**flow/run.sh**
```bash
#!/bin/bash
# the make line also repeats each setting of config.mk as NAME=value (left out here)
make -C /OpenROAD-flow-scripts/flow DESIGN_CONFIG=/design/flow/config.mk WORK_HOME=/design/flow/orfs CLKGATE_MAP_FILE= finish
```
**flow/config.mk**
```make
export PLATFORM = sky130hd
export DESIGN_NAME = mips
export DESIGN_NICKNAME = mips
export VERILOG_FILES = /design/flow/design.v
export SDC_FILE = /design/flow/constraint.sdc
export NUM_CORES = 4
export LEC_CHECK = 0
export CAP_MARGIN = 5
export CORE_MARGIN = 2
export CORE_UTILIZATION = 68
export PLACE_DENSITY = 0.67
export SETUP_SLACK_MARGIN = 2.32
export SLEW_MARGIN = 20
```
**flow/constraint.sdc**
```tcl
create_clock -name core_clock -period 8.84 [get_ports {clk}]
set_input_delay 1.7680 -clock core_clock [delete_from_list [all_inputs] [get_ports {clk}]]
set_output_delay 1.7680 -clock core_clock [all_outputs]
set_load 0.01 [all_outputs]
```
**flow/design.v**
```verilog
module maindec(
	input	[ 5:0]	op,
	output			memtoreg, memwrite, branch, alusrc, regdst, regwrite, jump,
	output	[ 1:0]	aluop,
	output			mulORreg, pcORreg, hilo, dstOR31, jr, wehi, welo,
	input [5:0] funct);
	reg 	[ 15:0]	controls;
	assign {regwrite, regdst, alusrc, branch, memwrite, memtoreg, jump, aluop, 
				mulORreg, pcORreg, hilo, dstOR31, jr, wehi, welo} = controls;
	always @(*)
		case(op)
			6'b000000: begin
						  case(funct)
								6'b011001: controls <= 16'b0000000000000011;  
								6'b010010: controls <= 16'b1100000001010000;  
								6'b010000: controls <= 16'b1100000001000000;  
								6'b001000: controls <= 16'b0000000000000100;  
								default:	controls <=   16'b1100000100000000;    
						  endcase
						  end
			6'b100011: controls <= 16'b1010010000000000;  
			6'b101011: controls <= 16'b0010100000000000;  
			6'b000100: controls <= 16'b0001000010000000;  
			6'b001000: controls <= 16'b1010000000000000;  
			6'b000010: controls <= 16'b0000001000000000;  
			6'b000011: controls <= 16'b1000001000101000;  
			default:   controls <= 16'bxxxxxxxxxxxxxxxx;  
		endcase
endmodule
module aludec(
	input		[5:0]	funct,
	input		[1:0]	aluop,
	output reg	[2:0]	alucontrol );
	always @(*)
		case(aluop)
			2'b00: alucontrol <= 3'b010;   
			2'b01: alucontrol <= 3'b110;   
			default: case(funct)           
				6'b100000: alucontrol <= 3'b010;  
				6'b100010: alucontrol <= 3'b110;  
				6'b100100: alucontrol <= 3'b000;  
				6'b100101: alucontrol <= 3'b001;  
				6'b101010: alucontrol <= 3'b111;  
				default:   alucontrol <= 3'bxxx;  
			endcase
		endcase
endmodule
module alu(
	input		[31:0]	a, b, 
	input		[ 2:0]	alucont, 
	output reg	[31:0]	result,
	output			zero );
	wire	[31:0]	b2, sum, slt;
	assign b2 = alucont[2] ? ~b:b; 
	assign sum = a + b2 + alucont[2];
	assign slt = sum[31];
	always@(*)
		case(alucont[1:0])
			2'b00: result <= a & b;
			2'b01: result <= a | b;
			2'b10: result <= sum;
			2'b11: result <= slt;
		endcase
	assign zero = (result == 32'b0);
endmodule
module multiplier(
   input [31:0] a, b,
	output [63:0] c);
	assign c = a * b;
endmodule
module adder(
	input	[31:0]	a, b,
	output	[31:0]	y );
	assign y = a + b;
endmodule
module sl2(
	input	[31:0]	a,
	output	[31:0]	y );
	assign y = {a[29:0], 2'b00};
endmodule
module signext(
	input	[15:0]	a,
	output	[31:0]	y );
	assign y = {{16{a[15]}}, a};
endmodule
module Dreg(
   input clk, reset, we,
	input [31:0] d,
	output reg [31:0] q
);
	always@(posedge clk, posedge reset)
		if(reset) q <= 32'b0;
		else 
				if(we) q <= d;
				else q <= q;
endmodule
module flopr #(parameter WIDTH = 8) (
	input					clk, reset,
	input		[WIDTH-1:0]	d, 
	output reg	[WIDTH-1:0]	q);
	always @(posedge clk, posedge reset)
		if (reset) q <= 0;
		else       q <= d;
endmodule
module mux2 #(parameter WIDTH = 8) (
	input	[WIDTH-1:0]	d0, d1, 
	input				s, 
	output	[WIDTH-1:0]	y );
	assign y = s ? d1 : d0; 
endmodule
module regfile(	
	input			clk, 
	input			we3, 
	input 	[ 4:0]	ra1, ra2, wa3, 
	input	[31:0] 	wd3, 
	output 	[31:0] 	rd1, rd2,
	input	[ 4:0] 	ra4,
	output 	[31:0] 	rd4);
	reg		[31:0]	rf[31:0];
    always @(posedge clk)
        if (we3)
			if (~ wa3[4])
				rf[{0,wa3[3:0]}] <= wd3;
			else
				rf[{1,wa3[3:0]}] <= wd3;
	assign rd1 = (ra1 != 0) ? rf[ra1[4:0]] : 0;
	assign rd2 = (ra2 != 0) ? rf[ra2[4:0]] : 0;
	assign rd4 = (ra4 != 0) ? rf[ra4[4:0]] : 0;
endmodule
module controller(
	input	[5:0]	op, funct,
	input			zero,
	output			memtoreg, memwrite, pcsrc, alusrc, regdst, regwrite, jump,
	output	[2:0]	alucontrol,
	output			mulORreg, pcORreg, hilo, dstOR31, jr, wehi, welo);
	wire	[1:0]	aluop;
	wire			branch;
	maindec	md(op, memtoreg, memwrite, branch, alusrc, regdst, regwrite, jump, aluop,
					mulORreg, pcORreg, hilo, dstOR31, jr, wehi, welo, funct);
	aludec	ad(funct, aluop, alucontrol);
	assign pcsrc = branch & zero;
endmodule
module datapath(
	input			clk, reset, memtoreg, pcsrc, alusrc, regdst, regwrite, jump,
	input	[2:0]	alucontrol,
	output			zero,
	output	[31:0]	pc,
	input	[31:0]	instr,
	output	[31:0]	aluout, writedata,
	input	[31:0]	readdata,
	input	[ 4:0]	dispSel,
	output	[31:0]	dispDat,
	input mulORreg, pcORreg, hilo, dstOR31, jr, wehi, welo);
	wire [4:0]  writereg, writereg_result;
	wire [31:0] pcnext, pcnextbr, pcplus4, pcbranch, signimm, signimmsh, srca, srcb, memtoreg_result;
	wire[63:0] product;
	wire [31:0] outHi, outLo, outHiLo, mulORreg_result, pcORreg_result, jrmux_result;
	flopr #(32) pcreg(clk, reset, jrmux_result, pc);
	adder       pcadd1(pc, 32'b100, pcplus4);
	sl2         immsh(signimm, signimmsh);
	adder       pcadd2(pcplus4, signimmsh, pcbranch);
	mux2 #(32)  pcbrmux(pcplus4, pcbranch, pcsrc, pcnextbr);
	mux2 #(32)  pcmux(pcnextbr, {pcplus4[31:28], instr[25:0], 2'b00}, jump, pcnext);
	mux2 #(32)  JRmux(pcnext, srca, jr, jrmux_result);
	regfile		rf(clk, regwrite, instr[25:21], instr[20:16], writereg, pcORreg_result, srca, writedata, dispSel, dispDat);
	mux2 #(5)	wrmux(instr[20:16], instr[15:11], regdst, writereg_result);
	mux2 #(5)	dst31Mux(writereg_result, 5'd31, dstOR31, writereg);
	mux2 #(32)	resmux(aluout, readdata, memtoreg, memtoreg_result);
	mux2 #(32) mulregMux(memtoreg_result, outHiLo, mulORreg, mulORreg_result);
	mux2 #(32) PCregMux(mulORreg_result, pcplus4, pcORreg, pcORreg_result);
	signext		se(instr[15:0], signimm);
	mux2 #(32)	srcbmux(writedata, signimm, alusrc, srcb);
	alu			alu(srca, srcb, alucontrol, aluout, zero);
	multiplier mul(srca, srcb, product);
	Dreg dhi(clk, reset, wehi, product[63:32], outHi);
	Dreg dlo(clk, reset, welo, product[31:0], outLo);
	mux2 #(32) HiLomux(outHi, outLo, hilo, outHiLo);
endmodule
module mips(
	input        	clk, reset,
	output	[31:0]	pc,
	input 	[31:0]	instr,
	output			memwrite,
	output	[31:0]	aluout, writedata,
	input 	[31:0]	readdata,
	input	[ 4:0]	dispSel,
	output	[31:0]	dispDat );
	wire 			memtoreg, pcsrc, zero, alusrc, regdst, regwrite, jump;
	wire	[2:0] 	alucontrol;
	wire			mulORreg, pcORreg, hilo, dstOR31, jr, wehi, welo;
	controller c(instr[31:26], instr[5:0], zero,
				memtoreg, memwrite, pcsrc,
				alusrc, regdst, regwrite, jump,
				alucontrol,
				mulORreg, pcORreg, hilo, dstOR31, jr, wehi, welo);
	datapath dp(clk, reset, memtoreg, pcsrc,
				alusrc, regdst, regwrite, jump,
				alucontrol, zero, pc, instr, aluout, 
				writedata, readdata, dispSel, dispDat,
				mulORreg, pcORreg, hilo, dstOR31, jr, wehi, welo);
endmodule
```
==> report_table.html, run 1 <==
<h2>Synthesis and place &amp; route</h2>
<table>
<tr><th>Metric</th><th>Value</th></tr>
<tr><th colspan="2">Run status</th></tr>
<tr><td>Outcome</td><td>aborted with a tool error</td></tr>
<tr><td>Last stage</td><td>global routing (5_1_grt)</td></tr>
<tr><td>Error that stopped the run</td><td>[ERROR GRT-0116] Global routing finished with congestion. Check the congestion regions in the DRC Viewer.</td></tr>
<tr><th colspan="2">Clock tree</th></tr>
<tr><td>Level count of the clock H-tree</td><td>3</td></tr>
<tr><td>TritonCTS Buffers</td><td>116</td></tr>
<tr><td>Maximum clock insertion buffer count</td><td>3</td></tr>
<tr><td>Clock root buffer master</td><td>clkbuf_16</td></tr>
<tr><td>Number of sinks driven by the clock tree</td><td>1120</td></tr>
<tr><th colspan="2">Synthesis</th></tr>
<tr><td>Largest cells by area after synthesis</td><td>edfxtp_1 (31%), mux4_2 (19%), fa_1 (18%)</td></tr>
<tr><td>Share of synthesized cell area in and-or and or-and compound cells</td><td>5.11%</td></tr>
<tr><td>Total nets after synthesis</td><td>9225</td></tr>
<tr><td>Yosys synthesis warning count</td><td>6</td></tr>
<tr><td>Share of Yosys cell area claimed by the top area cell type</td><td>31.3%</td></tr>
<tr><td>Synth area leader</td><td>edfxtp_1</td></tr>
<tr><td>MUX share of area</td><td>22.0%</td></tr>
<tr><td>Count of flip-flops with a built-in enable after synthesis</td><td>1024</td></tr>
<tr><td>Instance tally after logic synthesis</td><td>7931</td></tr>
<tr><td>And+or+nand+nor area frac</td><td>8.59%</td></tr>
<tr><td>Post-synthesis register bit count</td><td>1120</td></tr>
<tr><td>Adder-cell share of the synthesized area</td><td>22.7%</td></tr>
<tr><td>Main logic family after synthesis</td><td>adder cells</td></tr>
<tr><td>Primary flip-flop cell chosen by synthesis mapping</td><td>edfxtp_1</td></tr>
<tr><td>Post-synth cell types</td><td>94</td></tr>
<tr><td>Most numerous cell in the Yosys netlist</td><td>inv_1</td></tr>
<tr><td>Share of synthesized registers carrying an async set or reset</td><td>8.57%</td></tr>
<tr><td>XOR/XNOR Fraction of Synth Area</td><td>1.45%</td></tr>
<tr><td>Synth top cells by count</td><td>inv_1 (1037), edfxtp_1 (1024), fa_1 (898), mux4_2 (832), nor2_1 (774)</td></tr>
<tr><td>Yosys chip area</td><td>98200 µm²</td></tr>
<tr><td>Average cell area after synthesis</td><td>12.4 µm²</td></tr>
<tr><td>Post-Syn Area</td><td>98200 µm²</td></tr>
<tr><td>Cell total in the yosys stat output</td><td>7931</td></tr>
<tr><td>Post-synthesis sequential area ratio</td><td>33.7%</td></tr>
<tr><th colspan="2">Placement</th></tr>
<tr><td>Post-Place Worst Slack</td><td>-2.86 ns</td></tr>
<tr><td>Final Wtd Congestion</td><td>1.08</td></tr>
<tr><td>HPWL reported at the end of detailed placement</td><td>303000 µm</td></tr>
<tr><td>Count of input and output buffers</td><td>199</td></tr>
<tr><th colspan="2">Die</th></tr>
<tr><td>IO Pins</td><td>200</td></tr>
<tr><td>Pre-Place Util</td><td>68.5%</td></tr>
<tr><td>Number of standard-cell rows in the floorplan</td><td>139</td></tr>
<tr><td>Die outline area</td><td>148000 µm²</td></tr>
<tr><td>Placeable Area</td><td>143000 µm²</td></tr>
<tr><td>Die width</td><td>384 µm</td></tr>
<tr><td>Die H</td><td>384 µm</td></tr>
<tr><th colspan="2">Global route</th></tr>
<tr><td>Aggregate global routing overflow</td><td>12</td></tr>
<tr><td>Global Route Usage Sum</td><td>76.5%</td></tr>
</table>
[metal layers]
metal / overflow / GRT usage, %
met1: 0 / 76.0
met2: 8 / 90.6
met3: 1 / 66.3
met4: 3 / 70.4
met5: 0 / 47.6
[repair_timing]
item,in CTS
pin swaps,123
endpoints found under the setup margin,1130
gates resized,372
hold buffers,0
setup buffers,128
cloned,9
hold endpoints to repair,0
[per-stage QoR]
step | hold WS (ns) | TNS [ns] | cells | instance area [µm²]
detailed placement | 0.469 | -127.12 | 11013 | 115000
CTS | 0.483 | -52.97 | 11367 | 121000
floorplan | 0.444 | -59.61 | 7931 | 99600
global placement | 0.457 | -117.40 | 11009 | 115000
==> inputs of run 2 (changes only) <==
- ABC_AREA: not set -> 1
- CAP_MARGIN: 5 -> 35
- CELL_PAD_IN_SITES_DETAIL_PLACEMENT: not set -> 2
- CELL_PAD_IN_SITES_GLOBAL_PLACEMENT: not set -> 2
- CORE_ASPECT_RATIO: not set -> 1.51
- CORE_MARGIN: 2 -> 10
- CORE_UTILIZATION: 68 -> 71
- CTS_CLUSTER_DIAMETER: not set -> 83
- CTS_CLUSTER_SIZE: not set -> 71
- GPL_TIMING_DRIVEN: not set -> 0
- MAX_ROUTING_LAYER: not set -> met4
- MIN_ROUTING_LAYER: not set -> met2
- PLACE_DENSITY: 0.67 -> not set
- PLACE_DENSITY_LB_ADDON: not set -> 0.1
- SETUP_SLACK_MARGIN: 2.32 -> not set
- SLEW_MARGIN: 20 -> 40
- TNS_END_PERCENT: not set -> 15
- clock period: 8.84 -> 15.0 ns (I/O delays scaled with it)
==> run 2 against run 1 <==
- the flow stops in global placement without I/O (3_1_place_gp_skip_io)
- die area is 9.4% higher
- synthesized cell count is 60% higher
- synthesized area is 5.1% higher
==> report_table.html, run 2 <==
<h2>Synthesis and place &amp; route</h2>
<table>
<tr><th>Metric</th><th>Value</th></tr>
<tr><th colspan="2">Synthesis</th></tr>
<tr><td>XOR/XNOR Fraction of Synth Area</td><td>0.967% (-0.49 points)</td></tr>
<tr><td>Yosys chip area</td><td>103000 µm² (+5.1%)</td></tr>
<tr><td>Cell total in the yosys stat output</td><td>12685 (+60%)</td></tr>
<tr><td>Total nets after synthesis</td><td>13979 (+52%)</td></tr>
<tr><td>Synth top cells by count</td><td>nand2_1 (1637), nor2_1 (1606), inv_1 (1604), o21ai_0 (1506), edfxtp_1 (1024)</td></tr>
<tr><td>Adder-cell share of the synthesized area</td><td>21.3% (-1.3 points)</td></tr>
<tr><td>Share of synthesized cell area in and-or and or-and compound cells</td><td>18.6% (+14 points)</td></tr>
<tr><td>Count of flip-flops with a built-in enable after synthesis</td><td>1024 (unchanged)</td></tr>
<tr><td>Main logic family after synthesis</td><td>adder cells</td></tr>
<tr><td>Most numerous cell in the Yosys netlist</td><td>nand2_1</td></tr>
<tr><td>Share of Yosys cell area claimed by the top area cell type</td><td>29.8% (-1.5 points)</td></tr>
<tr><td>Synth area leader</td><td>edfxtp_1</td></tr>
<tr><td>Post-Syn Area</td><td>103000 µm² (+5.1%)</td></tr>
<tr><td>Post-synth cell types</td><td>65 (-31%)</td></tr>
<tr><td>MUX share of area</td><td>0% (-22 points)</td></tr>
<tr><td>Yosys synthesis warning count</td><td>6 (unchanged)</td></tr>
<tr><td>And+or+nand+nor area frac</td><td>16.9% (+8.3 points)</td></tr>
<tr><td>Post-synthesis register bit count</td><td>1120 (unchanged)</td></tr>
<tr><td>Largest cells by area after synthesis</td><td>edfxtp_1 (30%), fa_1 (17%), o21ai_0 (7.3%)</td></tr>
<tr><td>Average cell area after synthesis</td><td>8.14 µm² (-34%)</td></tr>
<tr><td>Share of synthesized registers carrying an async set or reset</td><td>8.57% (unchanged)</td></tr>
<tr><td>Post-synthesis sequential area ratio</td><td>32.1% (-1.7 points)</td></tr>
<tr><td>Instance tally after logic synthesis</td><td>12685 (+60%)</td></tr>
<tr><td>Primary flip-flop cell chosen by synthesis mapping</td><td>edfxtp_1</td></tr>
<tr><th colspan="2">Die</th></tr>
<tr><td>Placeable Area</td><td>144000 µm² (+0.51%)</td></tr>
<tr><td>Die H</td><td>489 µm (+27%)</td></tr>
<tr><td>Die width</td><td>330 µm (-14%)</td></tr>
<tr><td>Pre-Place Util</td><td>71.6% (+3.2 points)</td></tr>
<tr><td>Number of standard-cell rows in the floorplan</td><td>171 (+23%)</td></tr>
<tr><td>Die outline area</td><td>161000 µm² (+9.4%)</td></tr>
<tr><th colspan="2">Run status</th></tr>
<tr><td>Outcome</td><td>aborted with a tool error</td></tr>
<tr><td>Error that stopped the run</td><td>[ERROR FLW-0024] Place density exceeds 1.0 (current PLACE_DENSITY_LB_ADDON =  0.1). Please check if the value of  PLACE_DENSITY_LB_ADDON is between 0 and 0.99.</td></tr>
<tr><td>Last stage</td><td>global placement without I/O (3_1_place_gp_skip_io)</td></tr>
</table>
==> inputs of run 3 (changes only) <==
- ABC_AREA: 1 -> not set
- CAP_MARGIN: 35 -> 20
- CELL_PAD_IN_SITES_DETAIL_PLACEMENT: 2 -> not set
- CELL_PAD_IN_SITES_GLOBAL_PLACEMENT: 2 -> not set
- CORE_ASPECT_RATIO: 1.51 -> not set
- CORE_MARGIN: 10 -> 5
- CORE_UTILIZATION: 71 -> 34
- CTS_CLUSTER_DIAMETER: 83 -> not set
- CTS_CLUSTER_SIZE: 71 -> not set
- GPL_TIMING_DRIVEN: 0 -> not set
- MAX_ROUTING_LAYER: met4 -> not set
- MIN_ROUTING_LAYER: met2 -> not set
- PLACE_DENSITY: not set -> 0.77
- PLACE_DENSITY_LB_ADDON: 0.1 -> not set
- SLEW_MARGIN: 40 -> 35
- TNS_END_PERCENT: 15 -> not set
- clock period: 15.0 -> 12.8 ns (I/O delays scaled with it)
==> run 3 against run 2 <==
- the run now finishes clean
- synthesized cell count decreased by 37%
- die area increased by 86%
- synthesized area decreased by 4.9%
==> report_table.html, run 3 <==
<p>Metrics extracted from the flow reports.</p>
<table>
<tr><th>Metric</th><th>Value</th></tr>
<tr><th colspan="2">Run status</th></tr>
<tr><td>Outcome</td><td>no timing/DRC/antenna violations</td></tr>
<tr><th colspan="2">Global route</th></tr>
<tr><td>Maximum number of pins on one net before global-route repair</td><td>120</td></tr>
<tr><td>Global Route Usage Sum</td><td>25.4%</td></tr>
<tr><td>Antenna violations before repair</td><td>26</td></tr>
<tr><td>Via count of the first global-routing pass</td><td>75752</td></tr>
<tr><td>Wire length of the first global-routing pass</td><td>552000 µm</td></tr>
<tr><td>Aggregate global routing overflow</td><td>0</td></tr>
<tr><th colspan="2">Routing</th></tr>
<tr><td>Routed wire length</td><td>389000 µm</td></tr>
<tr><td>Vias per cell</td><td>6.14</td></tr>
<tr><td>DRC violations left</td><td>0</td></tr>
<tr><td>Number of nets with antenna violations after routing</td><td>0</td></tr>
<tr><td>Routed len/inst</td><td>31.9 µm</td></tr>
<tr><td>Drt first pass iters</td><td>8</td></tr>
<tr><td>Via count</td><td>74836</td></tr>
<tr><td>Initial DRC count</td><td>11534</td></tr>
<tr><th colspan="2">Clock tree</th></tr>
<tr><td>Post-CTS clock slew at the launch and capture registers of the worst setup and hold paths</td><td>0.06 ns</td></tr>
<tr><td>Clock insertion delay at the later pin of the skew report</td><td>0.78 ns</td></tr>
<tr><td>Maximum clock insertion buffer count</td><td>3</td></tr>
<tr><td>Post-CTS Setup Inserts</td><td>0</td></tr>
<tr><td>Clock root buffer master</td><td>clkbuf_16</td></tr>
<tr><td>Post-CTS Hold Buffers</td><td>0</td></tr>
<tr><td>Number of sinks driven by the clock tree</td><td>1120</td></tr>
<tr><td>Post-CTS Resized</td><td>0</td></tr>
<tr><td>CTS tree</td><td>done</td></tr>
<tr><td>Level count of the clock H-tree</td><td>3</td></tr>
<tr><td>TritonCTS Buffers</td><td>109</td></tr>
<tr><th colspan="2">Worst setup path</th></tr>
<tr><td>Crit-path cells</td><td>clkdlybuf4s50_1 -&gt; and3_1 -&gt; o21ai_4 -&gt; buf_4 -&gt; buf_4 -&gt; nand2_1 -&gt; o31ai_4 -&gt; buf_4 -&gt; xnor2_1 -&gt; ha_1 -&gt; a211oi_1 -&gt; o21ai_0 -&gt; a221o_1 -&gt; a22o_1 -&gt; a311oi_1 -&gt; a21oi_1 -&gt; a31oi_1 -&gt; xor2_1 -&gt; o21ai_0 -&gt; clkdlybuf4s50_1</td></tr>
<tr><td>WP buf/inv</td><td>5</td></tr>
<tr><td>Worst path most repeated cell</td><td>buf_4</td></tr>
<tr><td>Number of cell instances on the worst register-to-register path</td><td>33</td></tr>
<tr><td>End of the worst register-to-register path</td><td>dp.dhi.q[27]</td></tr>
<tr><td>Crit path kind</td><td>primary input to output pin</td></tr>
<tr><td>Setup slack of the worst register-to-register path</td><td>2.43 ns</td></tr>
<tr><td>Data required time at the worst endpoint</td><td>10.24 ns</td></tr>
<tr><td>Critical Path Sink Type</td><td>output pin</td></tr>
<tr><td>Longest individual stage delay on the worst path</td><td>0.80 ns</td></tr>
<tr><td>Maximum fanout along the worst path</td><td>18</td></tr>
<tr><td>Count of cell instances traversed by the critical path</td><td>20</td></tr>
<tr><td>Worst-path cell with the longest stage delay</td><td>o21ai_0</td></tr>
<tr><td>Top cell family by delay on the critical path</td><td>AND-OR/OR-AND gates</td></tr>
<tr><td>Critical Path End</td><td>aluout[24]</td></tr>
<tr><td>Data arrival, critical path</td><td>10.00 ns</td></tr>
<tr><td>Worst flop-to-flop path startpoint</td><td>dp.rf.rf[4][7]</td></tr>
<tr><td>Setup crit start kind</td><td>primary input</td></tr>
<tr><td>Setup crit start</td><td>instr[27]</td></tr>
<tr><th colspan="2">Min path</th></tr>
<tr><td>Hold Startpoint</td><td>dp.dhi.q[1]</td></tr>
<tr><td>Number of stages on the worst hold path</td><td>2</td></tr>
<tr><td>Worst Hold Endpoint</td><td>dp.dhi.q[1]</td></tr>
<tr><td>Hold Path Class</td><td>flop to flop</td></tr>
<tr><th colspan="2">Synthesis</th></tr>
<tr><td>Post-synthesis sequential area ratio</td><td>33.7% (+1.7 points)</td></tr>
<tr><td>Count of flip-flops with a built-in enable after synthesis</td><td>1024 (unchanged)</td></tr>
<tr><td>Cell total in the yosys stat output</td><td>7931 (-37%)</td></tr>
<tr><td>Share of synthesized registers carrying an async set or reset</td><td>8.57% (unchanged)</td></tr>
<tr><td>Yosys synthesis warning count</td><td>6 (unchanged)</td></tr>
<tr><td>Most numerous cell in the Yosys netlist</td><td>inv_1</td></tr>
<tr><td>Synth top cells by count</td><td>inv_1 (1037), edfxtp_1 (1024), fa_1 (898), mux4_2 (832), nor2_1 (774)</td></tr>
<tr><td>Largest cells by area after synthesis</td><td>edfxtp_1 (31%), mux4_2 (19%), fa_1 (18%)</td></tr>
<tr><td>MUX share of area</td><td>22.0% (+22 points)</td></tr>
<tr><td>Post-synth cell types</td><td>94 (+45%)</td></tr>
<tr><td>Average cell area after synthesis</td><td>12.4 µm² (+52%)</td></tr>
<tr><td>Total nets after synthesis</td><td>9225 (-34%)</td></tr>
<tr><td>Adder-cell share of the synthesized area</td><td>22.7% (+1.3 points)</td></tr>
<tr><td>Share of Yosys cell area claimed by the top area cell type</td><td>31.3% (+1.5 points)</td></tr>
<tr><td>Post-synthesis register bit count</td><td>1120 (unchanged)</td></tr>
<tr><td>Primary flip-flop cell chosen by synthesis mapping</td><td>edfxtp_1</td></tr>
<tr><td>Post-Syn Area</td><td>98200 µm² (-4.9%)</td></tr>
<tr><td>Main logic family after synthesis</td><td>adder cells</td></tr>
<tr><td>And+or+nand+nor area frac</td><td>8.59% (-8.3 points)</td></tr>
<tr><td>Share of synthesized cell area in and-or and or-and compound cells</td><td>5.11% (-14 points)</td></tr>
<tr><td>Synth area leader</td><td>edfxtp_1</td></tr>
<tr><td>Instance tally after logic synthesis</td><td>7931 (-37%)</td></tr>
<tr><td>XOR/XNOR Fraction of Synth Area</td><td>1.45% (+0.49 points)</td></tr>
<tr><td>Yosys chip area</td><td>98200 µm² (-4.9%)</td></tr>
<tr><th colspan="2">Timing</th></tr>
<tr><td>Transition time at the pin with the least slew margin</td><td>1.10 ns</td></tr>
<tr><td>Remaining max-slew budget at the tightest pin</td><td>26.9%</td></tr>
<tr><td>Max Slew Vio Count</td><td>0</td></tr>
<tr><td>Number of hold violations in the final report</td><td>0</td></tr>
<tr><td>Ratio of final minimum period to clock period</td><td>98.1%</td></tr>
<tr><td>Worst clock skew</td><td>0.0432 ns</td></tr>
<tr><td>Crit path time final</td><td>12.56 ns</td></tr>
<tr><td>Setup repair after global routing missed its margin</td><td>false</td></tr>
<tr><td>Number of endpoints failing setup at the final stage</td><td>0</td></tr>
<tr><td>Peak Freq</td><td>79.6 MHz</td></tr>
<tr><th colspan="2">Die</th></tr>
<tr><td>Number of standard-cell rows in the floorplan</td><td>197 (+15%)</td></tr>
<tr><td>Die outline area</td><td>300000 µm² (+86%)</td></tr>
<tr><td>IO Pins</td><td>200</td></tr>
<tr><td>Die width</td><td>548 µm (+66%)</td></tr>
<tr><td>Placeable Area</td><td>288000 µm² (+100%)</td></tr>
<tr><td>Pre-Place Util</td><td>34.1% (-37 points)</td></tr>
<tr><td>Die H</td><td>548 µm (+12%)</td></tr>
<tr><th colspan="2">Final layout</th></tr>
<tr><td>Number of inserted filler cells in the final layout</td><td>26551</td></tr>
<tr><td>Synthesis-to-layout area growth</td><td>14.6%</td></tr>
<tr><td>Nets</td><td>9596</td></tr>
<tr><td>Comb gate area</td><td>59600 µm²</td></tr>
<tr><td>Post-route cell area</td><td>113000 µm²</td></tr>
<tr><td>Layout Utilization</td><td>39.1%</td></tr>
<tr><td>Area occupied by registers</td><td>33200 µm²</td></tr>
<tr><td>Number of cells in the finished layout apart from fillers</td><td>12194</td></tr>
<tr><th colspan="2">Placement</th></tr>
<tr><td>Area of placed instances</td><td>109000 µm²</td></tr>
<tr><td>HPWL reported at the end of detailed placement</td><td>278000 µm</td></tr>
<tr><td>Count of input and output buffers</td><td>199</td></tr>
<tr><td>Placed Instances</td><td>11971</td></tr>
<tr><td>Final Wtd Congestion</td><td>1.03</td></tr>
<tr><th colspan="2">Run</th></tr>
<tr><td>Count of tool warnings</td><td>36</td></tr>
<tr><td>Max-Cap Viols</td><td>0</td></tr>
</table>
run 3: per-stage QoR:
step                worst slack, ns  TNS (ns)  hold WS, ns
detailed placement           -0.231     -1.41        0.470
global placement            -0.0371    -0.104        0.458
CTS                           0.578         0        0.483
global route                 0.0345         0        0.499
floorplan                    0.0146         0        0.444
finish                        0.244         0        0.481
run 3: layer usage:
| metal | routed length [µm] | global-route usage (%) | up-vias |
|---|---|---|---|
| li1 | - | - | 28920 |
| met1 | 119000 | 29.0 | 37226 |
| met2 | 166000 | 37.7 | 6841 |
| met3 | 64200 | 10.9 | 1829 |
| met4 | 38100 | 18.8 | 20 |
| met5 | 540 | 0.665 | - |
run 3: layout make-up:
type	instances	area share [%]
Multi-Input combinational cell	5227	52.9
Sequential cell	1120	29.5
Timing Repair Buffer	794	6.57
Tap cell	3781	4.20
Inverter	1050	3.50
Clock buffer	134	2.55
Clock inverter	68	0.749
Antenna cell	20	0.0445
==> inputs of run 4 (changes only) <==
- CORE_MARGIN: 5 -> 2
- CORE_UTILIZATION: 34 -> 20
- PLACE_DENSITY: 0.77 -> not set
- SLEW_MARGIN: 35 -> 20
- clock period: 12.8 -> 11.9 ns (I/O delays scaled with it)
==> run 4 against run 3 <==
- global-route usage decreased by 9.2 points
- final cell count increased by 26%
==> report_table.html, run 4 <==
<p>Metrics extracted from the flow reports.</p>
<table>
<tr><th>Metric</th><th>Value</th></tr>
<tr><th colspan="2">Placement</th></tr>
<tr><td>HPWL reported at the end of detailed placement</td><td>312000 µm (+12%)</td></tr>
<tr><td>Final Wtd Congestion</td><td>0.985 (-4.5%)</td></tr>
<tr><td>Post-Place Worst Slack</td><td>-0.635 ns (-0.404 ns)</td></tr>
<tr><td>Area of placed instances</td><td>116000 µm² (+6.8%)</td></tr>
<tr><td>Count of input and output buffers</td><td>199 (unchanged)</td></tr>
<tr><th colspan="2">Synthesis</th></tr>
<tr><td>Post-Syn Area</td><td>98200 µm² (unchanged)</td></tr>
<tr><td>Cell total in the yosys stat output</td><td>7931 (unchanged)</td></tr>
<tr><td>Most numerous cell in the Yosys netlist</td><td>inv_1</td></tr>
<tr><td>Share of synthesized registers carrying an async set or reset</td><td>8.57% (unchanged)</td></tr>
<tr><td>Yosys chip area</td><td>98200 µm² (unchanged)</td></tr>
<tr><td>Largest cells by area after synthesis</td><td>edfxtp_1 (31%), mux4_2 (19%), fa_1 (18%)</td></tr>
<tr><td>Total nets after synthesis</td><td>9225 (unchanged)</td></tr>
<tr><td>Post-synthesis sequential area ratio</td><td>33.7% (unchanged)</td></tr>
<tr><td>Count of flip-flops with a built-in enable after synthesis</td><td>1024 (unchanged)</td></tr>
<tr><td>Instance tally after logic synthesis</td><td>7931 (unchanged)</td></tr>
<tr><td>Adder-cell share of the synthesized area</td><td>22.7% (unchanged)</td></tr>
<tr><td>MUX share of area</td><td>22.0% (unchanged)</td></tr>
<tr><td>Synth area leader</td><td>edfxtp_1</td></tr>
<tr><td>And+or+nand+nor area frac</td><td>8.59% (unchanged)</td></tr>
<tr><td>Share of synthesized cell area in and-or and or-and compound cells</td><td>5.11% (unchanged)</td></tr>
<tr><td>Synth top cells by count</td><td>inv_1 (1037), edfxtp_1 (1024), fa_1 (898), mux4_2 (832), nor2_1 (774)</td></tr>
<tr><td>XOR/XNOR Fraction of Synth Area</td><td>1.45% (unchanged)</td></tr>
<tr><td>Average cell area after synthesis</td><td>12.4 µm² (unchanged)</td></tr>
<tr><td>Yosys synthesis warning count</td><td>6 (unchanged)</td></tr>
<tr><td>Main logic family after synthesis</td><td>adder cells</td></tr>
<tr><td>Post-synthesis register bit count</td><td>1120 (unchanged)</td></tr>
<tr><td>Share of Yosys cell area claimed by the top area cell type</td><td>31.3% (unchanged)</td></tr>
<tr><td>Primary flip-flop cell chosen by synthesis mapping</td><td>edfxtp_1</td></tr>
<tr><td>Post-synth cell types</td><td>94 (unchanged)</td></tr>
<tr><th colspan="2">Timing</th></tr>
<tr><td>Worst clock skew</td><td>0.0506 ns (+0.00735 ns)</td></tr>
<tr><td>Number of endpoints failing setup at the final stage</td><td>0 (unchanged)</td></tr>
<tr><td>Setup repair after global routing missed its margin</td><td>false</td></tr>
<tr><td>Number of hold violations in the final report</td><td>0 (unchanged)</td></tr>
<tr><td>Peak Freq</td><td>84.9 MHz</td></tr>
<tr><td>Max Slew Vio Count</td><td>0 (unchanged)</td></tr>
<tr><td>Ratio of final minimum period to clock period</td><td>99.0% (+0.90 points)</td></tr>
<tr><td>Crit path time final</td><td>11.78 ns</td></tr>
<tr><td>Transition time at the pin with the least slew margin</td><td>1.29 ns (+0.197 ns)</td></tr>
<tr><td>Least setup slack across all paths after layout</td><td>0.119 ns (-0.125 ns)</td></tr>
<tr><td>Remaining max-slew budget at the tightest pin</td><td>13.7% (-13 points)</td></tr>
<tr><th colspan="2">Routing</th></tr>
<tr><td>Routed len/inst</td><td>26.9 µm (-16%)</td></tr>
<tr><td>Number of nets with antenna violations after routing</td><td>0 (unchanged)</td></tr>
<tr><td>Initial DRC count</td><td>9398 (-19%)</td></tr>
<tr><td>Highest metal layer used by the detailed router</td><td>met5</td></tr>
<tr><td>Vias per cell</td><td>4.83 (-21%)</td></tr>
<tr><td>Via count</td><td>74135 (-0.94%)</td></tr>
<tr><td>Met2 wire length</td><td>180000 µm (+8.0%)</td></tr>
<tr><td>Routed wire length</td><td>413000 µm (+6.2%)</td></tr>
<tr><td>Wire length on met3</td><td>53100 µm (-17%)</td></tr>
<tr><td>Total routed wire length on the met1 layer</td><td>153000 µm (+28%)</td></tr>
<tr><td>DRC violations left</td><td>0 (unchanged)</td></tr>
<tr><td>Drt first pass iters</td><td>7 (-1)</td></tr>
<tr><th colspan="2">Worst setup path</th></tr>
<tr><td>Maximum fanout along the worst path</td><td>20 (+2)</td></tr>
<tr><td>Top cell family by delay on the critical path</td><td>AND-OR/OR-AND gates</td></tr>
<tr><td>Crit path kind</td><td>primary input to output pin</td></tr>
<tr><td>Number of cell instances on the worst register-to-register path</td><td>35 (+6.1%)</td></tr>
<tr><td>Worst flop-to-flop path startpoint</td><td>dp.rf.rf[6][7]</td></tr>
<tr><td>Crit-path cells</td><td>clkdlybuf4s50_1 -&gt; buf_4 -&gt; nor4b_1 -&gt; o21ai_1 -&gt; nand2_1 -&gt; o31ai_4 -&gt; buf_12 -&gt; xnor2_1 -&gt; ha_1 -&gt; a21o_1 -&gt; nand2_1 -&gt; nand2b_1 -&gt; o21bai_1 -&gt; a21oi_1 -&gt; nor4b_1 -&gt; a21o_1 -&gt; a31oi_1 -&gt; xnor2_1 -&gt; a21boi_0 -&gt; nor2_1 -&gt; nor2b_2 -&gt; buf_4 -&gt; inv_1 -&gt; clkdlybuf4s50_1</td></tr>
<tr><td>Setup crit start</td><td>instr[26]</td></tr>
<tr><td>End of the worst register-to-register path</td><td>dp.dhi.q[25]</td></tr>
<tr><td>Longest individual stage delay on the worst path</td><td>0.94 ns (+0.14 ns)</td></tr>
<tr><td>Worst-path cell with the longest stage delay</td><td>o21ai_1</td></tr>
<tr><td>Critical Path End</td><td>aluout[31]</td></tr>
<tr><td>Data required time at the worst endpoint</td><td>9.52 ns (-0.72 ns)</td></tr>
<tr><td>Critical Path Sink Type</td><td>output pin</td></tr>
<tr><td>Data arrival, critical path</td><td>9.40 ns (-0.60 ns)</td></tr>
<tr><td>Count of cell instances traversed by the critical path</td><td>24 (+20%)</td></tr>
<tr><td>Setup slack of the worst register-to-register path</td><td>2.08 ns (-0.35 ns)</td></tr>
<tr><td>Setup crit start kind</td><td>primary input</td></tr>
<tr><td>WP buf/inv</td><td>6 (+1)</td></tr>
<tr><th colspan="2">Clock tree</th></tr>
<tr><td>CTS tree</td><td>done</td></tr>
<tr><td>Number of sinks driven by the clock tree</td><td>1120 (unchanged)</td></tr>
<tr><td>Maximum clock insertion buffer count</td><td>3 (unchanged)</td></tr>
<tr><td>TritonCTS Buffers</td><td>130 (+19%)</td></tr>
<tr><td>Post-CTS Hold Buffers</td><td>0 (unchanged)</td></tr>
<tr><td>Level count of the clock H-tree</td><td>4 (+1)</td></tr>
<tr><td>Clock insertion delay at the later pin of the skew report</td><td>0.83 ns (+0.05 ns)</td></tr>
<tr><td>Post-CTS clock slew at the launch and capture registers of the worst setup and hold paths</td><td>0.05 ns (about the same)</td></tr>
<tr><td>Clock root buffer master</td><td>clkbuf_16</td></tr>
<tr><th colspan="2">Min path</th></tr>
<tr><td>Hold Startpoint</td><td>dp.dhi.q[7]</td></tr>
<tr><td>Worst Hold Endpoint</td><td>dp.dhi.q[7]</td></tr>
<tr><td>Hold Path Class</td><td>flop to flop</td></tr>
<tr><td>Number of stages on the worst hold path</td><td>2 (unchanged)</td></tr>
<tr><th colspan="2">Die</th></tr>
<tr><td>Die outline area</td><td>497000 µm² (+66%)</td></tr>
<tr><td>IO Pins</td><td>200 (unchanged)</td></tr>
<tr><td>Number of standard-cell rows in the floorplan</td><td>257 (+30%)</td></tr>
<tr><td>Die width</td><td>705 µm (+29%)</td></tr>
<tr><td>Pre-Place Util</td><td>20.1% (-14 points)</td></tr>
<tr><td>Placeable Area</td><td>489000 µm² (+70%)</td></tr>
<tr><td>Die H</td><td>705 µm (+29%)</td></tr>
<tr><th colspan="2">Run</th></tr>
<tr><td>Count of tool warnings</td><td>29 (-19%)</td></tr>
<tr><td>Max-Cap Viols</td><td>0 (unchanged)</td></tr>
<tr><th colspan="2">Global route</th></tr>
<tr><td>Antenna violations before repair</td><td>51 (+96%)</td></tr>
<tr><td>Maximum number of pins on one net before global-route repair</td><td>92 (-23%)</td></tr>
<tr><td>Aggregate global routing overflow</td><td>0 (unchanged)</td></tr>
<tr><td>Global Route Usage Sum</td><td>16.1% (-9.2 points)</td></tr>
<tr><td>Via count of the first global-routing pass</td><td>74594 (-1.5%)</td></tr>
<tr><td>Wire length of the first global-routing pass</td><td>573000 µm (+3.9%)</td></tr>
<tr><th colspan="2">Final layout</th></tr>
<tr><td>Post-route cell area</td><td>121000 µm² (+7.2%)</td></tr>
<tr><td>Layout Utilization</td><td>24.7% (-14 points)</td></tr>
<tr><td>Nets</td><td>10058 (+4.8%)</td></tr>
<tr><td>Synthesis-to-layout area growth</td><td>22.8%</td></tr>
<tr><th colspan="2">Run status</th></tr>
<tr><td>Outcome</td><td>no timing/DRC/antenna violations</td></tr>
</table>
run 4: stage by stage:
| stage | cells | hold slack [ns] | TNS (ns) |
|---|---|---|---|
| after floorplan | 7931 | 0.444 | -0.0531 |
| after global routing | 15342 | 0.511 | 0 |
| after detailed placement | 15104 | 0.467 | -7.46 |
| after CTS | 15338 | 0.478 | 0 |
| after global placement | 15103 | 0.458 | -8.07 |
| final | 15353 | 0.476 | 0 |
run 4: layout make-up:
class | instances | area, µm²
clock buffer | 156 | 3380
tap | 6475 | 8100
antenna | 12 | 30.0
fill | 51386 | 369000
multi-input combinational | 5227 | 59600
timing repair buffer | 1235 | 11500
sequential | 1120 | 33200
inverter | 1050 | 3940
clock inverter | 78 | 925
run 4: what timing repair did:
item                       CTS  global route
setup buffers                0             1
gates resized                0            17
setup endpoints to repair    0            11
run 4: routing by layer:
metal | GRT usage (%) | vias to the layer above
li1 | - | 29862
met1 | 20.0 | 38452
met2 | 24.5 | 4719
met3 | 5.86 | 1062
met4 | 8.71 | 40
met5 | 0 | -
==> inputs of run 5 (changes only) <==
- CAP_MARGIN: 20 -> 0
- CORE_ASPECT_RATIO: not set -> 0.5
- CORE_MARGIN: 2 -> 6
- CORE_UTILIZATION: 20 -> 72
- CTS_CLUSTER_DIAMETER: not set -> 378
- CTS_CLUSTER_SIZE: not set -> 91
- PLACE_DENSITY: not set -> 0.41
- TNS_END_PERCENT: not set -> 5
- clock period: 11.9 -> 12.0 ns (I/O delays scaled with it)
==> run 5 against run 4 <==
- synthesized area unchanged
- the run now fails in detailed placement (3_5_place_dp)
- die area decreased by 71%
- synthesized cell count unchanged
==> report_table.html, run 5 <==
<h2>Synthesis and place &amp; route</h2>
<table>
<tr><th>Metric</th><th>Value</th></tr>
<tr><th colspan="2">Synthesis</th></tr>
<tr><td>Average cell area after synthesis</td><td>12.4 µm² (unchanged)</td></tr>
<tr><td>Post-synth cell types</td><td>94 (unchanged)</td></tr>
<tr><td>Share of synthesized registers carrying an async set or reset</td><td>8.57% (unchanged)</td></tr>
<tr><td>Share of synthesized cell area in and-or and or-and compound cells</td><td>5.11% (unchanged)</td></tr>
<tr><td>Post-synthesis register bit count</td><td>1120 (unchanged)</td></tr>
<tr><td>Primary flip-flop cell chosen by synthesis mapping</td><td>edfxtp_1</td></tr>
<tr><td>Largest cells by area after synthesis</td><td>edfxtp_1 (31%), mux4_2 (19%), fa_1 (18%)</td></tr>
<tr><td>Post-synthesis sequential area ratio</td><td>33.7% (unchanged)</td></tr>
<tr><td>Share of Yosys cell area claimed by the top area cell type</td><td>31.3% (unchanged)</td></tr>
<tr><td>MUX share of area</td><td>22.0% (unchanged)</td></tr>
<tr><td>Main logic family after synthesis</td><td>adder cells</td></tr>
<tr><td>Count of flip-flops with a built-in enable after synthesis</td><td>1024 (unchanged)</td></tr>
<tr><td>Yosys chip area</td><td>98200 µm² (unchanged)</td></tr>
<tr><td>Most numerous cell in the Yosys netlist</td><td>inv_1</td></tr>
<tr><td>XOR/XNOR Fraction of Synth Area</td><td>1.45% (unchanged)</td></tr>
<tr><td>Instance tally after logic synthesis</td><td>7931 (unchanged)</td></tr>
<tr><td>Cell total in the yosys stat output</td><td>7931 (unchanged)</td></tr>
<tr><td>And+or+nand+nor area frac</td><td>8.59% (unchanged)</td></tr>
<tr><td>Synth area leader</td><td>edfxtp_1</td></tr>
<tr><td>Total nets after synthesis</td><td>9225 (unchanged)</td></tr>
<tr><td>Synth top cells by count</td><td>inv_1 (1037), edfxtp_1 (1024), fa_1 (898), mux4_2 (832), nor2_1 (774)</td></tr>
<tr><td>Yosys synthesis warning count</td><td>6 (unchanged)</td></tr>
<tr><td>Post-Syn Area</td><td>98200 µm² (unchanged)</td></tr>
<tr><td>Adder-cell share of the synthesized area</td><td>22.7% (unchanged)</td></tr>
<tr><th colspan="2">Die</th></tr>
<tr><td>Die outline area</td><td>146000 µm² (-71%)</td></tr>
<tr><td>Die H</td><td>273 µm (-61%)</td></tr>
<tr><td>Number of standard-cell rows in the floorplan</td><td>95 (-63%)</td></tr>
<tr><td>Pre-Place Util</td><td>72.9% (+53 points)</td></tr>
<tr><td>IO Pins</td><td>200 (unchanged)</td></tr>
<tr><td>Die width</td><td>534 µm (-24%)</td></tr>
<tr><td>Placeable Area</td><td>135000 µm² (-72%)</td></tr>
<tr><th colspan="2">Run status</th></tr>
<tr><td>Outcome</td><td>aborted with a tool error</td></tr>
<tr><td>Error that stopped the run</td><td>[ERROR DPL-0033] detailed placement checks failed during check placement.</td></tr>
<tr><td>Last stage</td><td>detailed placement (3_5_place_dp)</td></tr>
<tr><th colspan="2">Placement</th></tr>
<tr><td>Final Wtd Congestion</td><td>1.11 (+12%)</td></tr>
<tr><td>Count of input and output buffers</td><td>199 (unchanged)</td></tr>
</table>
==> run 5: through the flow <==
stage	cells	setup WS (ns)	setup TNS, ns
floorplan	7931	0.00238	0
global placement	10289	-0.904	-12.87
==> inputs of run 6 (changes only) <==
- CORE_ASPECT_RATIO: 0.5 -> not set
- CORE_MARGIN: 6 -> 2
- CORE_UTILIZATION: 72 -> 70
- CTS_CLUSTER_DIAMETER: 378 -> 367
- CTS_CLUSTER_SIZE: 91 -> 47
- PLACE_DENSITY: 0.41 -> not set
- PLACE_DENSITY_LB_ADDON: not set -> 0.0
- SETUP_SLACK_MARGIN: not set -> 1.86
- SLEW_MARGIN: 20 -> 30
- TNS_END_PERCENT: 5 -> 70
- clock period: 12.0 -> 6.4 ns (I/O delays scaled with it)
==> run 6 against run 5 <==
- the flow stops in global routing (5_1_grt)
- synthesized cell count is the same
- synthesized area unchanged
- die area is 1.8% lower
==> report_table.html, run 6 <==
<h2>Synthesis and place &amp; route</h2>
<table>
<tr><th>Metric</th><th>Value</th></tr>
<tr><th colspan="2">Die</th></tr>
<tr><td>Die width</td><td>379 µm (-29%)</td></tr>
<tr><td>Die outline area</td><td>143000 µm² (-1.8%)</td></tr>
<tr><td>Pre-Place Util</td><td>70.5% (-2.4 points)</td></tr>
<tr><td>IO Pins</td><td>200 (unchanged)</td></tr>
<tr><td>Die H</td><td>379 µm (+39%)</td></tr>
<tr><td>Placeable Area</td><td>139000 µm² (+3.4%)</td></tr>
<tr><td>Number of standard-cell rows in the floorplan</td><td>137 (+44%)</td></tr>
<tr><th colspan="2">Clock tree</th></tr>
<tr><td>Number of sinks driven by the clock tree</td><td>1120</td></tr>
<tr><td>Maximum clock insertion buffer count</td><td>3</td></tr>
<tr><td>TritonCTS Buffers</td><td>27</td></tr>
<tr><td>Level count of the clock H-tree</td><td>1</td></tr>
<tr><td>Post-CTS Hold Buffers</td><td>0</td></tr>
<tr><td>Clock root buffer master</td><td>clkbuf_16</td></tr>
<tr><th colspan="2">Synthesis</th></tr>
<tr><td>Post-synthesis sequential area ratio</td><td>33.7% (unchanged)</td></tr>
<tr><td>Cell total in the yosys stat output</td><td>7931 (unchanged)</td></tr>
<tr><td>Count of flip-flops with a built-in enable after synthesis</td><td>1024 (unchanged)</td></tr>
<tr><td>Synth area leader</td><td>edfxtp_1</td></tr>
<tr><td>Adder-cell share of the synthesized area</td><td>22.7% (unchanged)</td></tr>
<tr><td>And+or+nand+nor area frac</td><td>8.59% (unchanged)</td></tr>
<tr><td>Yosys synthesis warning count</td><td>6 (unchanged)</td></tr>
<tr><td>MUX share of area</td><td>22.0% (unchanged)</td></tr>
<tr><td>Post-synthesis register bit count</td><td>1120 (unchanged)</td></tr>
<tr><td>XOR/XNOR Fraction of Synth Area</td><td>1.45% (unchanged)</td></tr>
<tr><td>Post-synth cell types</td><td>94 (unchanged)</td></tr>
<tr><td>Instance tally after logic synthesis</td><td>7931 (unchanged)</td></tr>
<tr><td>Share of synthesized cell area in and-or and or-and compound cells</td><td>5.11% (unchanged)</td></tr>
<tr><td>Post-Syn Area</td><td>98200 µm² (unchanged)</td></tr>
<tr><td>Most numerous cell in the Yosys netlist</td><td>inv_1</td></tr>
<tr><td>Largest cells by area after synthesis</td><td>edfxtp_1 (31%), mux4_2 (19%), fa_1 (18%)</td></tr>
<tr><td>Share of Yosys cell area claimed by the top area cell type</td><td>31.3% (unchanged)</td></tr>
<tr><td>Main logic family after synthesis</td><td>adder cells</td></tr>
<tr><td>Yosys chip area</td><td>98200 µm² (unchanged)</td></tr>
<tr><td>Share of synthesized registers carrying an async set or reset</td><td>8.57% (unchanged)</td></tr>
<tr><td>Primary flip-flop cell chosen by synthesis mapping</td><td>edfxtp_1</td></tr>
<tr><td>Total nets after synthesis</td><td>9225 (unchanged)</td></tr>
<tr><td>Average cell area after synthesis</td><td>12.4 µm² (unchanged)</td></tr>
<tr><td>Synth top cells by count</td><td>inv_1 (1037), edfxtp_1 (1024), fa_1 (898), mux4_2 (832), nor2_1 (774)</td></tr>
<tr><th colspan="2">Placement</th></tr>
<tr><td>Final Wtd Congestion</td><td>1.09 (-1.3%)</td></tr>
<tr><td>Count of input and output buffers</td><td>199 (unchanged)</td></tr>
<tr><td>Placed Instances</td><td>11020</td></tr>
<tr><td>HPWL reported at the end of detailed placement</td><td>326000 µm</td></tr>
<tr><td>Area of placed instances</td><td>116000 µm²</td></tr>
<tr><th colspan="2">Global route</th></tr>
<tr><td>Aggregate global routing overflow</td><td>1877</td></tr>
<tr><td>Global Route Usage Sum</td><td>89.5%</td></tr>
<tr><th colspan="2">Run status</th></tr>
<tr><td>Outcome</td><td>aborted with a tool error</td></tr>
<tr><td>Error that stopped the run</td><td>[ERROR GRT-0116] Global routing finished with congestion. Check the congestion regions in the DRC Viewer.</td></tr>
<tr><td>Last stage</td><td>global routing (5_1_grt)</td></tr>
</table>
run 6: metal layers:
layer | global-route usage, % | overflow
met2 | 98.5 | 876
met5 | 71.1 | 31
met3 | 82.9 | 296
met1 | 88.6 | 166
met4 | 87.2 | 508
run 6: repair_timing:
item	CTS
pin swaps	138
endpoints found under the setup margin	2235
setup buffers	120
gates cloned	16
resized	440
run 6: metrics by stage:
step           hold slack, ns  worst slack [ns]
2_1_floorplan           0.444             -3.83
3_3_place_gp            0.457             -4.51
3_5_place_dp            0.472             -4.97
4_1_cts                 0.511             -3.37
==> inputs of run 7 (changes only) <==
- ABC_AREA: not set -> 0
- CAP_MARGIN: 0 -> 20
- CELL_PAD_IN_SITES_GLOBAL_PLACEMENT: not set -> 2
- CORE_ASPECT_RATIO: not set -> 1.51
- CORE_MARGIN: 2 -> 9
- CORE_UTILIZATION: 70 -> 44
- CTS_CLUSTER_DIAMETER: 367 -> not set
- CTS_CLUSTER_SIZE: 47 -> not set
- GPL_ROUTABILITY_DRIVEN: not set -> 0
- MIN_ROUTING_LAYER: not set -> met1
- PLACE_DENSITY: not set -> 0.67
- PLACE_DENSITY_LB_ADDON: 0.0 -> not set
- SETUP_SLACK_MARGIN: 1.86 -> 3.08
- SLEW_MARGIN: 30 -> 20
- TNS_END_PERCENT: 70 -> not set
- clock period: 6.4 -> 10.8 ns (I/O delays scaled with it)
==> run 7 against run 6 <==
- now fails the layout checks on negative setup slack
- synthesized area unchanged
- synthesized cell count unchanged
- die area rose by 68%
==> report_table.html, run 7 <==
<p>Metrics extracted from the flow reports.</p>
<table>
<tr><th>Metric</th><th>Value</th></tr>
<tr><th colspan="2">Global route</th></tr>
<tr><td>Via count of the first global-routing pass</td><td>78544</td></tr>
<tr><td>Aggregate global routing overflow</td><td>0</td></tr>
<tr><td>Antenna violations before repair</td><td>25</td></tr>
<tr><td>Wire length of the first global-routing pass</td><td>602000 µm</td></tr>
<tr><td>Global Route Usage Sum</td><td>35.5%</td></tr>
<tr><td>Maximum number of pins on one net before global-route repair</td><td>90</td></tr>
<tr><th colspan="2">Timing</th></tr>
<tr><td>Remaining max-slew budget at the tightest pin</td><td>18.8%</td></tr>
<tr><td>Least setup slack across all paths after layout</td><td>-0.156 ns</td></tr>
<tr><td>Number of hold violations in the final report</td><td>0</td></tr>
<tr><td>Ratio of final minimum period to clock period</td><td>101%</td></tr>
<tr><td>Worst clock skew</td><td>0.0863 ns</td></tr>
<tr><td>Transition time at the pin with the least slew margin</td><td>1.21 ns</td></tr>
<tr><td>Max Slew Vio Count</td><td>0</td></tr>
<tr><td>Crit path time final</td><td>10.96 ns</td></tr>
<tr><td>Peak Freq</td><td>91.3 MHz</td></tr>
<tr><td>Worst hold-check slack</td><td>0.482 ns</td></tr>
<tr><td>Setup repair after global routing missed its margin</td><td>true</td></tr>
<tr><td>Number of endpoints failing setup at the final stage</td><td>11</td></tr>
<tr><th colspan="2">Worst setup path</th></tr>
<tr><td>Number of cell instances on the worst register-to-register path</td><td>38</td></tr>
<tr><td>Count of cell instances traversed by the critical path</td><td>38</td></tr>
<tr><td>Worst path most repeated cell</td><td>fa_2</td></tr>
<tr><td>Worst flop-to-flop path startpoint</td><td>dp.rf.rf[8][3]</td></tr>
<tr><td>Maximum fanout along the worst path</td><td>6</td></tr>
<tr><td>Longest individual stage delay on the worst path</td><td>0.62 ns</td></tr>
<tr><td>Critical Path End</td><td>dp.dhi.q[29]</td></tr>
<tr><td>Critical Path Sink Type</td><td>flop</td></tr>
<tr><td>Setup slack of the worst register-to-register path</td><td>1.22 ns</td></tr>
<tr><td>Data required time at the worst endpoint</td><td>11.44 ns</td></tr>
<tr><td>Crit path kind</td><td>primary input to flop</td></tr>
<tr><td>Data arrival, critical path</td><td>11.60 ns</td></tr>
<tr><td>End of the worst register-to-register path</td><td>dp.dhi.q[29]</td></tr>
<tr><td>Setup crit start</td><td>instr[16]</td></tr>
<tr><td>Worst-path cell with the longest stage delay</td><td>fa_2</td></tr>
<tr><td>WP buf/inv</td><td>12</td></tr>
<tr><td>Top cell family by delay on the critical path</td><td>adder cells</td></tr>
<tr><td>Setup crit start kind</td><td>primary input</td></tr>
<tr><th colspan="2">Min path</th></tr>
<tr><td>Hold Startpoint</td><td>dp.dhi.q[12]</td></tr>
<tr><td>Number of stages on the worst hold path</td><td>2</td></tr>
<tr><td>Worst Hold Endpoint</td><td>dp.dhi.q[12]</td></tr>
<tr><td>Hold Path Class</td><td>flop to flop</td></tr>
<tr><th colspan="2">Clock tree</th></tr>
<tr><td>CTS tree</td><td>done</td></tr>
<tr><td>Clock root buffer master</td><td>clkbuf_16</td></tr>
<tr><td>Clock insertion delay at the later pin of the skew report</td><td>0.80 ns</td></tr>
<tr><td>Level count of the clock H-tree</td><td>3 (+2)</td></tr>
<tr><td>Post-CTS Hold Buffers</td><td>0 (unchanged)</td></tr>
<tr><td>TritonCTS Buffers</td><td>112 (+310%)</td></tr>
<tr><td>Post-CTS clock slew at the launch and capture registers of the worst setup and hold paths</td><td>0.06 ns</td></tr>
<tr><td>Number of sinks driven by the clock tree</td><td>1120 (unchanged)</td></tr>
<tr><td>Maximum clock insertion buffer count</td><td>3 (unchanged)</td></tr>
<tr><th colspan="2">Run</th></tr>
<tr><td>Max-Cap Viols</td><td>0</td></tr>
<tr><td>Count of tool warnings</td><td>32</td></tr>
<tr><th colspan="2">Routing</th></tr>
<tr><td>Via count</td><td>74463</td></tr>
<tr><td>Wire length on met3</td><td>36300 µm</td></tr>
<tr><td>Routed len/inst</td><td>36.1 µm</td></tr>
<tr><td>Number of nets with antenna violations after routing</td><td>0</td></tr>
<tr><td>Drt first pass iters</td><td>6</td></tr>
<tr><td>DRC violations left</td><td>0</td></tr>
<tr><td>Initial DRC count</td><td>7872</td></tr>
<tr><td>Routed wire length</td><td>433000 µm</td></tr>
<tr><td>Met2 wire length</td><td>208000 µm</td></tr>
<tr><td>Vias per cell</td><td>6.22</td></tr>
<tr><td>Total routed wire length on the met1 layer</td><td>151000 µm</td></tr>
<tr><td>Highest metal layer used by the detailed router</td><td>met5</td></tr>
<tr><th colspan="2">Synthesis</th></tr>
<tr><td>Synth top cells by count</td><td>inv_1 (1037), edfxtp_1 (1024), fa_1 (898), mux4_2 (832), nor2_1 (774)</td></tr>
<tr><td>Post-synthesis sequential area ratio</td><td>33.7% (unchanged)</td></tr>
<tr><td>And+or+nand+nor area frac</td><td>8.59% (unchanged)</td></tr>
<tr><td>Average cell area after synthesis</td><td>12.4 µm² (unchanged)</td></tr>
<tr><td>Instance tally after logic synthesis</td><td>7931 (unchanged)</td></tr>
<tr><td>Main logic family after synthesis</td><td>adder cells</td></tr>
<tr><td>Yosys chip area</td><td>98200 µm² (unchanged)</td></tr>
<tr><td>Share of synthesized registers carrying an async set or reset</td><td>8.57% (unchanged)</td></tr>
<tr><td>Total nets after synthesis</td><td>9225 (unchanged)</td></tr>
<tr><td>Synth area leader</td><td>edfxtp_1</td></tr>
<tr><td>Primary flip-flop cell chosen by synthesis mapping</td><td>edfxtp_1</td></tr>
<tr><td>Largest cells by area after synthesis</td><td>edfxtp_1 (31%), mux4_2 (19%), fa_1 (18%)</td></tr>
<tr><td>Most numerous cell in the Yosys netlist</td><td>inv_1</td></tr>
<tr><td>Adder-cell share of the synthesized area</td><td>22.7% (unchanged)</td></tr>
<tr><td>Count of flip-flops with a built-in enable after synthesis</td><td>1024 (unchanged)</td></tr>
<tr><td>Share of synthesized cell area in and-or and or-and compound cells</td><td>5.11% (unchanged)</td></tr>
<tr><td>Yosys synthesis warning count</td><td>6 (unchanged)</td></tr>
<tr><td>Post-Syn Area</td><td>98200 µm² (unchanged)</td></tr>
<tr><td>Cell total in the yosys stat output</td><td>7931 (unchanged)</td></tr>
<tr><td>Share of Yosys cell area claimed by the top area cell type</td><td>31.3% (unchanged)</td></tr>
<tr><td>XOR/XNOR Fraction of Synth Area</td><td>1.45% (unchanged)</td></tr>
<tr><td>Post-synthesis register bit count</td><td>1120 (unchanged)</td></tr>
<tr><td>Post-synth cell types</td><td>94 (unchanged)</td></tr>
<tr><td>MUX share of area</td><td>22.0% (unchanged)</td></tr>
<tr><th colspan="2">Placement</th></tr>
<tr><td>Count of input and output buffers</td><td>199 (unchanged)</td></tr>
<tr><td>HPWL reported at the end of detailed placement</td><td>324000 µm (-0.87%)</td></tr>
<tr><td>Post-Place Worst Slack</td><td>-1.80 ns (+3.17 ns)</td></tr>
<tr><td>Placed Instances</td><td>11597 (+5.2%)</td></tr>
<tr><td>Area of placed instances</td><td>113000 µm² (-3.0%)</td></tr>
<tr><th colspan="2">Die</th></tr>
<tr><td>Die width</td><td>403 µm (+6.3%)</td></tr>
<tr><td>Die outline area</td><td>241000 µm² (+68%)</td></tr>
<tr><td>Die H</td><td>599 µm (+58%)</td></tr>
<tr><td>Pre-Place Util</td><td>44.4% (-26 points)</td></tr>
<tr><td>Placeable Area</td><td>221000 µm² (+59%)</td></tr>
<tr><td>IO Pins</td><td>200 (unchanged)</td></tr>
<tr><td>Number of standard-cell rows in the floorplan</td><td>212 (+55%)</td></tr>
<tr><th colspan="2">Final layout</th></tr>
<tr><td>Nets</td><td>10242</td></tr>
<tr><td>Synthesis-to-layout area growth</td><td>22.7%</td></tr>
<tr><td>Layout Utilization</td><td>54.4%</td></tr>
<tr><td>Number of cells in the finished layout apart from fillers</td><td>11966</td></tr>
<tr><td>Post-route cell area</td><td>121000 µm²</td></tr>
<tr><td>Number of inserted filler cells in the final layout</td><td>18869</td></tr>
<tr><th colspan="2">Run status</th></tr>
<tr><td>Outcome</td><td>complete, but fails checks</td></tr>
<tr><td>Layout Check Failures</td><td>negative setup slack</td></tr>
</table>
==> run 7: repair_timing <==
action,CTS,global route
gates resized,462,216
gates cloned,11,0
pin swaps,189,143
buffers inserted,93,21
setup endpoints to repair,936,904
==> run 7: per-layer routing <==
metal,up-vias,track usage (%)
met2,4039,59.1
met3,1166,6.76
li1,30222,-
met4,8,23.9
met5,-,0
met1,39028,41.8
==> run 7: through the flow <==
stage	TNS [ns]
2_1_floorplan	-2.71
3_3_place_gp	-43.91
3_5_place_dp	-46.59
4_1_cts	-0.529
5_1_grt	-3.67
6_report	-1.22
==> run 7: cell type report <==
class | count | area, µm² | share of cell area, %
diodes | 30 | 75.1 | 0.0623
clock buffers | 126 | 2880 | 2.39
clock inverters | 87 | 1070 | 0.886
inverters | 1050 | 3970 | 3.29
multi-input cells | 5227 | 61500 | 51.0
flip-flops and latches | 1120 | 33200 | 27.5
well taps | 2889 | 3610 | 3.00
repair buffers | 1437 | 14300 | 11.8
